==> inputs of run G <==
==> flow/design.v <==
module booth_sel(
  input [2:0] src,
  output [3:0] sel
);
wire y_add,y,y_sub;
wire sel_negative,sel_double_negative,sel_positive,sel_double_positive;
assign {y_add,y,y_sub} = src;
assign sel_negative =  y_add & (y & ~y_sub | ~y & y_sub);
assign sel_positive = ~y_add & (y & ~y_sub | ~y & y_sub);
assign sel_double_negative =  y_add & ~y & ~y_sub;
assign sel_double_positive = ~y_add &  y &  y_sub;
assign sel={sel_negative,sel_positive,sel_double_negative,sel_double_positive};
endmodule
module booth_result_sel(
  input [3:0] sel,
  input [1:0] src,
  output      p 
);
wire x,x_sub;
wire sel_negative,sel_double_negative,sel_positive,sel_double_positive;
assign {sel_negative,sel_positive,sel_double_negative,sel_double_positive}=sel;
assign {x,x_sub} =src;
assign p = ~(~(sel_negative & ~x) & ~(sel_double_negative & ~x_sub) 
           & ~(sel_positive & x ) & ~(sel_double_positive &  x_sub));
endmodule
module booth_partial
#(
    parameter WIDTH = 34
)
(
  input [2*WIDTH-1:0]  x_src,
  input [2:0] y_src,
  output [2*WIDTH-1:0]   p_result,
  output                cout 
);
wire y_add,y,y_sub;
assign {y_add,y,y_sub} = y_src;
wire [3:0] sel;
wire sel_negative,sel_double_negative,sel_positive,sel_double_positive;
assign {sel_negative,sel_positive,sel_double_negative,sel_double_positive}=sel;
assign cout=sel_negative || sel_double_negative;
booth_sel booth_sel(
    .src    (y_src),
    .sel    (sel)
);
booth_result_sel partial0(.sel (sel), .src ({x_src[0],1'b0}), .p (p_result[0]));
genvar x;
generate for ( x =1;x<WIDTH*2;x=x+1) begin : gen_partial
    booth_result_sel partial(.sel (sel), .src (x_src[x:x-1]), .p (p_result[x]));
end endgenerate
endmodule
module switch_17x68bits(
   input [1155:0] part_group,
      output [1155:0] sw_group
);
wire [67:0] po16,po15,po14,po13,po12,po11,po10,po09,po08,po07,po06,po05,po04,po03,po02,po01,po00;
assign {po16,po15,po14,po13,po12,po11,po10,po09,po08,po07,po06,po05,po04,po03,po02,po01,po00} = part_group;
genvar x;
generate for ( x =0;x<68;x=x+1) begin : gen_switch
    assign sw_group[(x+1)*17-1:x*17] = {po16[x],po15[x],po14[x],po13[x],po12[x],po11[x],po10[x],po09[x],
                                     po08[x],po07[x],po06[x],po05[x],po04[x],po03[x],po02[x],po01[x],po00[x]};
end endgenerate
endmodule
module walloc_17bits(
    input [16:0] src_in,
    input [13:0]  cin,
    output [13:0] cout_group,
    output      cout,s
);
wire [13:0] c;
wire [4:0] first_s;
csa csa0 (.in (src_in[16:14]), .cout (c[4]), .s (first_s[4]) );
csa csa1 (.in (src_in[13:11]), .cout (c[3]), .s (first_s[3]) );
csa csa2 (.in (src_in[10:08]), .cout (c[2]), .s (first_s[2]) );
csa csa3 (.in (src_in[07:05]), .cout (c[1]), .s (first_s[1]) );
csa csa4 (.in (src_in[04:02]), .cout (c[0]), .s (first_s[0]) );
wire [3:0] secnod_s;
csa csa5 (.in ({first_s[4:2]}             ), .cout (c[8]), .s (secnod_s[3]));
csa csa6 (.in ({first_s[1:0],src_in[1]}   ), .cout (c[7]), .s (secnod_s[2]));
csa csa7 (.in ({src_in[0],cin[4:3]}       ), .cout (c[6]), .s (secnod_s[1]));
csa csa8 (.in ({cin[2:0]}                 ), .cout (c[5]), .s (secnod_s[0]));
wire [1:0] thrid_s;
csa csa9 (.in (secnod_s[3:1]          ), .cout (c[10]), .s (thrid_s[1]));
csa csaA (.in ({secnod_s[0],cin[6:5]} ), .cout (c[09]), .s (thrid_s[0]));
wire [1:0] fourth_s;
csa csaB (.in ({thrid_s[1:0],cin[10]} ),  .cout (c[12]), .s (fourth_s[1]));
csa csaC (.in ({cin[9:7]             }),  .cout (c[11]), .s (fourth_s[0]));
wire fifth_s;
csa csaD (.in ({fourth_s[1:0],cin[11]}),  .cout (c[13]), .s (fifth_s));
csa csaE (.in ({fifth_s,cin[13:12]}   ),  .cout (cout),  .s  (s));
assign cout_group = c;
endmodule
module csa(
  input [2:0] in,
  output cout,s
);
wire a,b,cin;
assign a=in[2];
assign b=in[1];
assign cin=in[0];
assign s = a ^ b ^ cin;
assign cout = a & b | b & cin | a & cin;
endmodule
module booth_walloc# (parameter COMPUTER_WIDTH=32,parameter WIDTH =COMPUTER_WIDTH+2)
(
  input               clk           ,
  input               reset         ,
  input  [COMPUTER_WIDTH:0] src1,
  input  [COMPUTER_WIDTH:0] src2,
  input         in_valid,
  output reg    in_ready,
  output reg    out_valid,
  output [COMPUTER_WIDTH*2-1:0] result
);
reg [WIDTH-1:0] multiplier;
reg [WIDTH*2-1:0] multiplicand;
reg first_doing;
wire ready_to_doing;
assign ready_to_doing = in_ready && in_valid;
always@(posedge clk ) begin
      if (reset ) begin
        in_ready <=1'b0;
      end
      else begin
        in_ready<=1'b1;
      end
      if (ready_to_doing) begin
        first_doing<=1'b1;
      end
      else begin
        first_doing <= 1'b0;
      end
      out_valid <= first_doing;
end
always @(posedge clk ) begin
  if (ready_to_doing) begin
    multiplicand <= {{WIDTH{src1[COMPUTER_WIDTH]}},src1};
    multiplier <= {src2[COMPUTER_WIDTH],src2};
  end
end
wire [1155:0] part_group;
wire [16:0]   part_cout;
booth_partial part0 (.x_src (multiplicand), .y_src({multiplier[1:0],1'b0}), 
                        .p_result (part_group[67:0]), .cout(part_cout[0]));
genvar x;
generate for ( x =1;x<17;x=x+1) begin : gen_walloc_partial
booth_partial part (
                    .x_src ({multiplicand[2*WIDTH-1-2*x:0],
                    {2*x{1'b0}}}), 
                    .y_src({multiplier[(x+1)*2-1:x*2-1]}), 
                    .p_result (part_group[(x+1)*68-1:x*68]), .cout(part_cout[x]));
end endgenerate
wire [1155:0] swo_group; 
switch_17x68bits switch (.part_group (part_group), .sw_group (swo_group));
wire [937:0] wt_cout; 
wire [66:0]  wt_c;
wire [67:0]  wt_s;
walloc_17bits walloc00 (.src_in (swo_group[16:0]), .cin({part_cout[13:0]}), 
                    .cout_group (wt_cout[13:0]),  .cout(wt_c[0]), .s (wt_s[0]));
genvar y;
generate for ( y =1;y<67;y=y+1) begin : gen_walloc
walloc_17bits walloc  (.src_in (swo_group[(y+1)*17-1:y*17]), .cin({wt_cout[y*14-1:(y-1)*14]}), 
                    .cout_group (wt_cout[(y+1)*14-1:y*14]),  .cout(wt_c[y]), .s (wt_s[y]));
end endgenerate
walloc_17bits walloc67(.src_in (swo_group[1155:1139]), .cin({wt_cout[937:924]}), 
                    .cout_group (),  .cout(), .s (wt_s[67]));
reg [67:0] wt_s_buf,wt_c_buf;
reg  part_next_highest_bit;
always@(posedge clk ) begin
  if (first_doing) begin
    wt_c_buf <= {wt_c,part_cout[14]};
    wt_s_buf <= {wt_s};
    part_next_highest_bit <= part_cout[15];
  end
end
wire [WIDTH*2-1:0] adder_a;
wire [WIDTH*2-1:0] adder_b;
wire              adder_cin;
wire [WIDTH*2-1:0] adder_result;
wire        adder_cout;
assign adder_a   = wt_c_buf;
assign adder_b   = wt_s_buf;
assign adder_cin = part_next_highest_bit;
assign {adder_cout, adder_result} = adder_a + adder_b + {{WIDTH*2-2{1'b0}},adder_cin};
assign result = adder_result[COMPUTER_WIDTH*2-1:0];
endmodule
==> flow/run.sh <==
#!/bin/bash
# the make line also repeats each setting of config.mk as NAME=value (left out here)
make -C /OpenROAD-flow-scripts/flow DESIGN_CONFIG=/design/flow/config.mk WORK_HOME=/design/flow/orfs CLKGATE_MAP_FILE= finish
==> flow/config.mk <==
export PLATFORM = sky130hd
export DESIGN_NAME = booth_walloc
export DESIGN_NICKNAME = booth_walloc
export VERILOG_FILES = /design/flow/design.v
export SDC_FILE = /design/flow/constraint.sdc
export NUM_CORES = 4
export LEC_CHECK = 0
export CAP_MARGIN = 20
export CORE_MARGIN = 2
export CORE_UTILIZATION = 36
export CTS_CLUSTER_DIAMETER = 307
export CTS_CLUSTER_SIZE = 100
export SLEW_MARGIN = 20
export TNS_END_PERCENT = 15
==> flow/constraint.sdc <==
create_clock -name core_clock -period 7.5 [get_ports {clk}]
set_input_delay 1.5000 -clock core_clock [delete_from_list [all_inputs] [get_ports {clk}]]
set_output_delay 1.5000 -clock core_clock [all_outputs]
set_load 0.01 [all_outputs]
==> inputs of run C, as changes to run G <==
--- a/flow/config.mk
+++ b/flow/config.mk
@@ -9,6 +9,7 @@
 export CORE_MARGIN = 2
-export CORE_UTILIZATION = 36
-export CTS_CLUSTER_DIAMETER = 307
+export CORE_UTILIZATION = 72
+export CTS_CLUSTER_DIAMETER = 279
 export CTS_CLUSTER_SIZE = 100
+export PLACE_DENSITY = 0.37
 export SLEW_MARGIN = 20
-export TNS_END_PERCENT = 15
+export TNS_END_PERCENT = 5
==> flow/constraint.sdc (replaced) <==
create_clock -name core_clock -period 5.0 [get_ports {clk}]
set_input_delay 1.0000 -clock core_clock [delete_from_list [all_inputs] [get_ports {clk}]]
set_output_delay 1.0000 -clock core_clock [all_outputs]
set_load 0.01 [all_outputs]
==> comparison table <==
| metric | run G | run C |
|---|---|---|
| 1st-iter DRT viols | 4227 | 7058 |
| Stage-log warning count | 26 | 36 |
| Final TNS setup | 0 ps | -4380 ps |
| Worst-Margin Slew | 1210 ps | 1090 ps |
| Run status | no timing/DRC/antenna violations | failed layout checks |
| Violated checks | - | negative setup slack |
| Final clock skew | 23.3 ps | 26.5 ps |
| Cells on worst reg2reg path | 11 | 19 |
| Total internal power | 10900 uW | 17300 uW |
| Sum of internal, switching and leakage power | 21300 uW | 34000 uW |
| Site Rows | 125 | 88 |
| Clk network pwr share | 5.0% | 4.8% |
| Post-Place Worst Slack | 1350 ps | -447 ps |
| Post-CTS setup buffer count | 0 | 15 |
| Total Routed Length | 146000 um | 154000 um |
| Setup crit end | result[55] | adder_b[63] |
| Fill count | 11400 | 3022 |
| P per Cell Area | 465 nW/um^2 | 695 nW/um^2 |
| Met2 WL post-DR | 64000 um | 65700 um |
| Non-clock buffer contribution to total cell area | 5.07% | 11.4% |
Power and IR drop assume default switching activity.
